==> run G <==
## FFT_TOB
module FFT_TOB  # ( parameter   DEPTH_BUTTER_ONE    = 8    ,
                                DEPTH_BUTTER_TWO    = 4    ,
                                DEPTH_BUTTER_THREE  = 2    ,
                                DEPTH_BTTER_FOUR    = 1    ,  
                                WIDTH               = 16   ,
                                STAGES              = 6    ,
                                FIXED_POINT         = 11   )
( 
input     wire    signed      [WIDTH-1:0]     Input_re          ,
input     wire    signed      [WIDTH-1:0]     Input_Im          ,
input     wire                                cordic_Valid      ,
input     wire                                clk               ,
input     wire                                rst               ,
output    wire    signed      [WIDTH-1:0]     Output_FFT_Re     ,
output    wire    signed      [WIDTH-1:0]     Output_FFT_Im     ,
output    wire                                Data_Valid    
);
Settings: LEC_CHECK=0, CAP_MARGIN=20, CELL_PAD_IN_SITES_GLOBAL_PLACEMENT=2, CORE_MARGIN=2, CORE_UTILIZATION=40, CTS_CLUSTER_DIAMETER=391, CTS_CLUSTER_SIZE=14, HOLD_SLACK_MARGIN=0.11, MAX_ROUTING_LAYER=met4, PLACE_DENSITY=0.93, SLEW_MARGIN=20, TNS_END_PERCENT=55; clock period 24.2 ns.
run.sh (not shown) runs the stock make flow with config.mk's settings and CLKGATE_MAP_FILE=.
==> run E: changes against run G <==
CELL_PAD_IN_SITES_GLOBAL_PLACEMENT = default   (was 2)
CORE_UTILIZATION = 66   (was 40)
CTS_CLUSTER_DIAMETER = default   (was 391)
CTS_CLUSTER_SIZE = default   (was 14)
HOLD_SLACK_MARGIN = default   (was 0.11)
MAX_ROUTING_LAYER = default   (was met4)
PLACE_DENSITY = default   (was 0.93)
TNS_END_PERCENT = default   (was 55)
==> flow/constraint.sdc (replaced) <==
create_clock -name core_clock -period 22.2 [get_ports {clk}]
set_input_delay 4.4400 -clock core_clock [delete_from_list [all_inputs] [get_ports {clk}]]
set_output_delay 4.4400 -clock core_clock [all_outputs]
set_load 0.01 [all_outputs]
==> run P: changes against run G <==
ABC_AREA = 0   (was default)
CELL_PAD_IN_SITES_GLOBAL_PLACEMENT = default   (was 2)
CORE_ASPECT_RATIO = 1.05   (was default)
CORE_UTILIZATION = 72   (was 40)
CTS_CLUSTER_DIAMETER = 31   (was 391)
CTS_CLUSTER_SIZE = 72   (was 14)
GPL_ROUTABILITY_DRIVEN = 1   (was default)
HOLD_SLACK_MARGIN = -0.08   (was 0.11)
MAX_ROUTING_LAYER = default   (was met4)
MIN_ROUTING_LAYER = met1   (was default)
PLACE_DENSITY = 0.69   (was 0.93)
SETUP_SLACK_MARGIN = -2.0   (was default)
SLEW_MARGIN = 25   (was 20)
TNS_END_PERCENT = 30   (was 55)
==> flow/constraint.sdc (replaced) <==
create_clock -name core_clock -period 28.6 [get_ports {clk}]
set_input_delay 5.7200 -clock core_clock [delete_from_list [all_inputs] [get_ports {clk}]]
set_output_delay 5.7200 -clock core_clock [all_outputs]
set_load 0.01 [all_outputs]
==> run R: changes against run G <==
ABC_AREA = 1   (was default)
CELL_PAD_IN_SITES_GLOBAL_PLACEMENT = default   (was 2)
CORE_ASPECT_RATIO = 0.5   (was default)
CORE_UTILIZATION = 72   (was 40)
CTS_CLUSTER_DIAMETER = 339   (was 391)
CTS_CLUSTER_SIZE = 100   (was 14)
HOLD_SLACK_MARGIN = default   (was 0.11)
MAX_ROUTING_LAYER = default   (was met4)
PLACE_DENSITY = 0.39   (was 0.93)
SETUP_SLACK_MARGIN = 3.66   (was default)
TNS_END_PERCENT = default   (was 55)
==> flow/constraint.sdc (replaced) <==
create_clock -name core_clock -period 12.3 [get_ports {clk}]
set_input_delay 2.4600 -clock core_clock [delete_from_list [all_inputs] [get_ports {clk}]]
set_output_delay 2.4600 -clock core_clock [all_outputs]
set_load 0.01 [all_outputs]
==> qor summary <==
quantity                                                                        run E                 run G                 run P           run R
Critical-path top delay cell                                                     fa_1                  fa_1       clkdlybuf4s50_1               -
Clock network share of area                                                    0.0271                0.0166                0.0481               -
Combinational gate area                                                   41000 sq um           39600 sq um           37100 sq um               -
Number of standard cells in the layout, taps in and fillers out                  7979                  8523                  7173               -
Cell class with the largest area share                            combinational gates   combinational gates   combinational gates               -
CTS HTree Levels                                                                    2                     2                     3               1
Setup total negative slack                                                  -50.21 ns              -9.16 ns              -6.31 ns               -
Non-clock buffer share of cell area                                             0.137                 0.125                0.0553               -
Clock buffer cells                                                                 70                    46                   101               -
TritonCTS clock tree                                                              yes                   yes                   yes               -
Outcome                                                               failed layout checks  failed layout checks  failed layout checks  did not finish
Last stage reached                                                                  -                     -                     -  global routing
Violated checks                                                  negative setup slack  negative setup slack  negative setup slack               -

---

==> v25 <==
FFT_TOB again, from the RTL that the note above started with.
export LEC_CHECK = 0
export ABC_AREA = 1
export CAP_MARGIN = 20
export CORE_ASPECT_RATIO = 1.05
export CORE_MARGIN = 2
export CORE_UTILIZATION = 71
export CTS_CLUSTER_DIAMETER = 310
export CTS_CLUSTER_SIZE = 38
export GPL_ROUTABILITY_DRIVEN = 1
export HOLD_SLACK_MARGIN = -0.08
export MIN_ROUTING_LAYER = met1
export PLACE_DENSITY = 0.69
export SETUP_SLACK_MARGIN = 4.33
export SLEW_MARGIN = 25
export TNS_END_PERCENT = 70
create_clock -name core_clock -period 14.8 [get_ports {clk}]
==> v12: changes against v25 <==
ABC_AREA = unset   (was 1)
CORE_ASPECT_RATIO = unset   (was 1.05)
CORE_UTILIZATION = 65   (was 71)
CTS_CLUSTER_DIAMETER = unset   (was 310)
CTS_CLUSTER_SIZE = 43   (was 38)
GPL_ROUTABILITY_DRIVEN = unset   (was 1)
HOLD_SLACK_MARGIN = unset   (was -0.08)
MIN_ROUTING_LAYER = unset   (was met1)
PLACE_DENSITY = unset   (was 0.69)
SETUP_SLACK_MARGIN = -0.95   (was 4.33)
SLEW_MARGIN = 20   (was 25)
TNS_END_PERCENT = 5   (was 70)
==> flow/constraint.sdc (replaced) <==
create_clock -name core_clock -period 15.8 [get_ports {clk}]
set_input_delay 3.1600 -clock core_clock [delete_from_list [all_inputs] [get_ports {clk}]]
set_output_delay 3.1600 -clock core_clock [all_outputs]
set_load 0.01 [all_outputs]
==> impl_metrics.py <==
# Metrics from the implementation run
metrics = {
    "placement": {
        "placedCellCount": 7940,
        "placed_area_um2": 64760,
        "post-place-ws_ns": -7.686,
    },
    "sta": {
        "layout_setup_ws_ns": -6.278,
        "setup_violations": 79,
    },
    "outcome": {
        "outcome": "failed layout checks",
        "so.violations": "negative setup slack",
    },
    "floorplan": {
        "rows": 105,
        "chip_width_um": 292.0,
    },
    "clocking": {
        "postCtsSetupRepairBufs": 69,
    },
    "logic_synthesis": {
        "mappedNetlistArea_um2": 53930,
        "mux_cell_area_share_after_synthesis_pct": 1.967,
    },
}
Source of the figures above: v12

==> impl_metrics.py <==
# Auto-generated metrics
metrics = {
    "floorplan": {
        "chip_width_um": 274.0,
        "rows": 103,
    },
    "logic_synthesis": {
        "mux_cell_area_share_after_synthesis_pct": 0.01842,
    },
    "clocking": {
        "postCtsSetupRepairBufs": 134,
    },
    "placement": {
        "post-place-ws_ns": -7.851,
        "placed_area_um2": 65900,
    },
    "outcome": {
        "last-stage-reached": "5_1_grt",
        "run.stop_error": "[ERROR GRT-0232] Routing congestion too high. Check the congestion heatmap in the GUI.",
        "outcome": "did not finish",
    },
}
Source of the figures above: v25

